==> job 1843: inputs <==
==> flow/design.v <==
`timescale 1ns / 1ps
module apb_master#(parameter addr_width =5 , data_width = 16) (
    input bit pclk,                   
    input bit preset_n,               
    input logic pready,               
    input logic transfer,             
    input logic [data_width - 1 : 0] prdata,  
    input logic [addr_width - 1 : 0] apb_paddr,  
    input logic [data_width - 1 : 0] apb_pwdata,  
    input logic apb_control,          
    output logic [addr_width - 1 : 0] paddr,  
    output logic pselx,               
    output bit penable,               
    output logic pwrite,              
    output logic [data_width - 1 : 0] pwdata,  
    output logic [data_width / 8 - 1 : 0] pstrb,  
    output logic [data_width - 1 : 0] apb_prdata  
);
localparam logic [2:0] idle   = 3'b001;  
localparam logic [2:0] setup  = 3'b010;  
localparam logic [2:0] access = 3'b100;  
logic [2:0] present_state, next_state;   
logic [data_width - 1 : 0] temp_apb_prdata;
always_ff @(posedge pclk, negedge preset_n) begin
    if (!preset_n)
        present_state <= idle;       
    else
        present_state <= next_state;  
end
always_comb begin
    case (present_state)
        idle: begin
            if (transfer) begin
                next_state = setup;
            end else begin
                next_state = idle;
            end
        end
        setup: begin
            if (transfer) begin 
                next_state = access;
            end else begin
                next_state = idle;
            end
        end
        access: begin
            if (pready == 'b1) begin
                next_state = idle;
            end else begin
                next_state = access;  
            end
        end
        default: next_state = idle;   
    endcase
end
always_comb begin
    case (present_state)
        idle: begin
            pselx   = 'b0;   
            penable = 'b0;   
        end
        setup: begin
            pselx   = 'b1;   
            penable = 'b0;   
        end
        access: begin
            pselx   = 'b1;   
            penable = 'b1;   
        end
        default: begin
            pselx   = 'b0;
            penable = 'b0;
        end
    endcase
end           
always_comb begin
    if ((present_state == setup) || (present_state == access)) begin
        paddr = apb_paddr;  
        if (apb_control) begin  
            pwdata = apb_pwdata;
        end else begin  
            pwdata = 'b0;
        end
    end else begin  
        paddr = 'b0;
        pwdata = 'b0;
    end
end
always_ff @(posedge pclk, negedge preset_n) begin
    if (!preset_n) begin
        temp_apb_prdata <= '0;
    end else if (pready && !apb_control) begin
        temp_apb_prdata <= prdata;
    end
end
always_comb begin
    if (pwrite && pselx && penable) begin
        pstrb = {data_width / 8 {1'b1}};
    end else begin
        pstrb = 'b0;  
    end
end
assign pwrite = apb_control;
assign apb_prdata=temp_apb_prdata;
endmodule
`timescale 1ns / 1ps
module apb_slave#(
    parameter addr_width = 5,
    parameter data_width = 16
)(
    input  logic pclk,
    input  logic preset_n,
    input  logic pselx,
    input  logic penable,
    input  logic pwrite,
    input  logic [addr_width - 1 : 0] paddr,
    input  logic [data_width - 1 : 0] pwdata,
    output logic [data_width - 1 : 0] apb_spwdata,
    output logic [data_width - 1 : 0] prdata,
    output logic pready
);
    logic [data_width-1:0] mem [0:2**addr_width]; 
    typedef enum logic [1:0] {
        IDLE = 2'b00,
        SETUP = 2'b01,
        ACCESS = 2'b10
    } state_t;
    state_t present_state, next_state;
    always_ff @(posedge pclk or negedge preset_n) begin
        if (!preset_n)
            present_state <= IDLE;
        else
            present_state <= next_state;
    end 
    always_comb begin
        case (present_state)
            IDLE: begin
                if (pselx && !penable)  
                    next_state = SETUP;
                else
                    next_state = IDLE;
            end
            SETUP: begin
                if (pselx && penable)  
                    next_state = ACCESS;
                else
                    next_state = IDLE;
            end
            ACCESS: begin
                if (!pselx)  
                    next_state = IDLE;
                else
                    next_state = SETUP;  
            end
            default: next_state = IDLE;
        endcase
    end
    always_ff @(posedge pclk or negedge preset_n) begin
        if (!preset_n)
            pready <= 1'b0;
        else if (present_state == ACCESS)
            pready <= 1'b1;
        else
            pready <= 1'b0;
    end
    always_ff @(posedge pclk) begin
       if (pready && pwrite) begin
            mem[paddr] <= pwdata;
            apb_spwdata <= pwdata;
        end
    end
    always_ff @(posedge pclk) begin
        if (pready && !pwrite)
            prdata <= mem[paddr];
    end
endmodule
`timescale 1ns / 1ps
module apb_wrapper#(parameter addr_width = 5, data_width = 16)(
    input bit pclk,                   
    input bit preset_n,               
    input logic transfer,  
    input logic [addr_width - 1 : 0] apb_paddr,  
    input logic [data_width - 1 : 0] apb_pwdata,  
    input logic apb_control ,         
    output logic [data_width - 1 : 0] apb_spwdata,   
    output logic [data_width - 1 : 0] apb_prdata  
    );
    logic [addr_width-1:0] paddr;
    logic pselx;
    bit penable;
    logic pwrite;
    logic [data_width-1:0] pwdata;
    logic [data_width/8-1:0] pstrb; 
    logic                    pready;
    logic [data_width -1:0]  prdata;
    apb_master #(.addr_width(addr_width), .data_width(data_width)) DUT (
        .pclk(pclk),
        .preset_n(preset_n),
        .pready(pready),
        .transfer(transfer),
        .prdata(prdata),
        .apb_paddr(apb_paddr),
        .apb_pwdata(apb_pwdata),
        .apb_control(apb_control),
        .paddr(paddr),
        .pselx(pselx),
        .penable(penable),
        .pwrite(pwrite),
        .pwdata(pwdata),
        .pstrb(pstrb),
        .apb_prdata(apb_prdata)
    );
     apb_slave #(
        .addr_width(addr_width),
        .data_width(data_width)
    ) dut (
        .pclk       (pclk),
        .preset_n   (preset_n),
        .pselx      (pselx),
        .penable    (penable),
        .pwrite     (pwrite),
        .paddr      (paddr),
        .pwdata     (pwdata),
        .apb_spwdata(apb_spwdata),
        .prdata     (prdata),
        .pready     (pready)
    );
endmodule
==> flow/run.sh <==
#!/bin/bash
# the make line also repeats each setting of config.mk as NAME=value (left out here)
make -C /OpenROAD-flow-scripts/flow DESIGN_CONFIG=/design/flow/config.mk WORK_HOME=/design/flow/orfs CLKGATE_MAP_FILE= finish
==> flow/config.mk <==
export PLATFORM = sky130hd
export DESIGN_NAME = apb_wrapper
export DESIGN_NICKNAME = apb_wrapper
export VERILOG_FILES = /design/flow/design.v
export SDC_FILE = /design/flow/constraint.sdc
export NUM_CORES = 4
export LEC_CHECK = 0
export CAP_MARGIN = 40
export CELL_PAD_IN_SITES_GLOBAL_PLACEMENT = 3
export CORE_MARGIN = 2
export CORE_UTILIZATION = 68
export MIN_ROUTING_LAYER = met1
export PLACE_DENSITY_LB_ADDON = 0.15
export SLEW_MARGIN = 35
==> flow/constraint.sdc <==
create_clock -name core_clock -period 4.72 [get_ports {pclk}]
set_input_delay 0.9440 -clock core_clock [delete_from_list [all_inputs] [get_ports {pclk}]]
set_output_delay 0.9440 -clock core_clock [all_outputs]
set_load 0.01 [all_outputs]
==> job 1300 (differences from job 1843) <==
==> flow/config.mk (replaced) <==
export PLATFORM = sky130hd
export DESIGN_NAME = apb_wrapper
export DESIGN_NICKNAME = apb_wrapper
export VERILOG_FILES = /design/flow/design.v
export SDC_FILE = /design/flow/constraint.sdc
export NUM_CORES = 4
export LEC_CHECK = 0
export CAP_MARGIN = 20
export CORE_MARGIN = 2
export CORE_UTILIZATION = 72
export PLACE_DENSITY_LB_ADDON = 0.06
export SLEW_MARGIN = 20
==> flow/constraint.sdc (replaced) <==
create_clock -name core_clock -period 2.15 [get_ports {pclk}]
set_input_delay 0.4300 -clock core_clock [delete_from_list [all_inputs] [get_ports {pclk}]]
set_output_delay 0.4300 -clock core_clock [all_outputs]
set_load 0.01 [all_outputs]
==> summary of the runs <==
Synthesized cell count is the same in job 1843 and job 1300. In job 1300 the die size is lower than in job 1843, by 5.4%. In area after synthesis, job 1843 and job 1300 do not differ. Job 1300 finished but failed the layout checks on negative setup slack. Job 1843 never finished: it broke off in global placement without I/O (FLW-0024).


==> inputs of willow <==
RTL: the design.v shown in full above, as it stands there.
Settings: LEC_CHECK=0, ABC_AREA=1, CAP_MARGIN=20, CORE_MARGIN=2, CORE_UTILIZATION=70, SLEW_MARGIN=20; clock period 2.28 ns.
run.sh (not shown) runs the stock make flow with config.mk's settings and CLKGATE_MAP_FILE=.
==> fjord (differences from willow) <==
- ABC_AREA: 1 -> default
- CELL_PAD_IN_SITES_DETAIL_PLACEMENT: default -> 1
- CORE_UTILIZATION: 70 -> 33
- PLACE_DENSITY: default -> 0.64
==> flow/constraint.sdc (replaced) <==
create_clock -name core_clock -period 4.34 [get_ports {pclk}]
set_input_delay 0.8680 -clock core_clock [delete_from_list [all_inputs] [get_ports {pclk}]]
set_output_delay 0.8680 -clock core_clock [all_outputs]
set_load 0.01 [all_outputs]
==> onyx (differences from willow) <==
- CORE_UTILIZATION: 70 -> 40
- MIN_ROUTING_LAYER: default -> met2
- TNS_END_PERCENT: default -> 95
==> flow/constraint.sdc (replaced) <==
create_clock -name core_clock -period 5.0 [get_ports {pclk}]
set_input_delay 1.0000 -clock core_clock [delete_from_list [all_inputs] [get_ports {pclk}]]
set_output_delay 1.0000 -clock core_clock [all_outputs]
set_load 0.01 [all_outputs]
==> impl_metrics.csv <==
group,metric,value,unit
clock_tree,ctsResizeCount,28,
timing,max_freq,431.0,MHz
die,num_tap_cells,448,
setup_path,cpMaxStageDelayCell,"dfrtp_2",
pwr,cellInternalPower,17.30,mW
setup_path,cp_num_cells,14,
route,routed.top_layer,"met4",
setup_path,cp-endpoint,"dut.prdata[9]$_DFFE_PP_",
logic_synthesis,top_cell,"nand2_1",
setup_path,path_class,"reg -> reg",
run_status,status,"finished with violations",
flow_run,warnings,31,
setup_path,r2r_setup_slack,-0.04,ns
global_routing,antenna_found_initial,0,
clock_tree,postCtsSetupBuffers,7,
run_status,so.violations,"negative setup slack",
timing,setup_viol,9,
finish,final_util,0.8707,
timing,finalWorstSetupSlack,-0.03996,ns
The numbers above come from willow.

==> impl_metrics.csv <==
group,metric,value,unit
setup_path,path_class,"in -> reg",
pwr,cellInternalPower,7.717,mW
clock_tree,postCtsSetupBuffers,0,
route,routed.top_layer,"met5",
setup_path,cpMaxStageDelayCell,"clkdlybuf4s50_1",
clock_tree,ctsResizeCount,0,
timing,finalWorstSetupSlack,1.118,ns
setup_path,cp_num_cells,8,
run_status,status,"finished clean",
timing,setup_viol,0,
setup_path,r2r_setup_slack,1.56,ns
The numbers above come from onyx.

==> impl_metrics.csv <==
group,metric,value,unit
finish,final-seq-area,16910,um2
clock_tree,ctsResizeCount,0,
finish,final_util,0.3934,
logic_synthesis,syn_area_per_cell,17.54,um2
logic_synthesis,ys.flops,567,
logic_synthesis,synthTopLogicFamily,"AND-OR/OR-AND gates",
run_status,status,"finished clean",
clock_tree,postCtsSetupBuffers,0,
route,routed.top_layer,"met5",
flow_run,warnings,26,
setup_path,r2r_setup_slack,1.18,ns
timing,max_freq,299.5,MHz
setup_path,cp-endpoint,"dut.prdata[5]$_DFFE_PP_",
logic_synthesis,synth_top_area_share,0.7628,
timing,finalWorstSetupSlack,1.001,ns
timing,rsz0062_at_grt,"false",
die,num_tap_cells,855,
timing,hold_viol_final,0,
setup_path,cp_num_cells,7,
pwr,cellInternalPower,8.771,mW
global_routing,antenna_found_initial,2,
flow_run,drv_cap,0,
The numbers above come from fjord.

Power figures rest on the tool's default switching activity, not on a simulated workload.
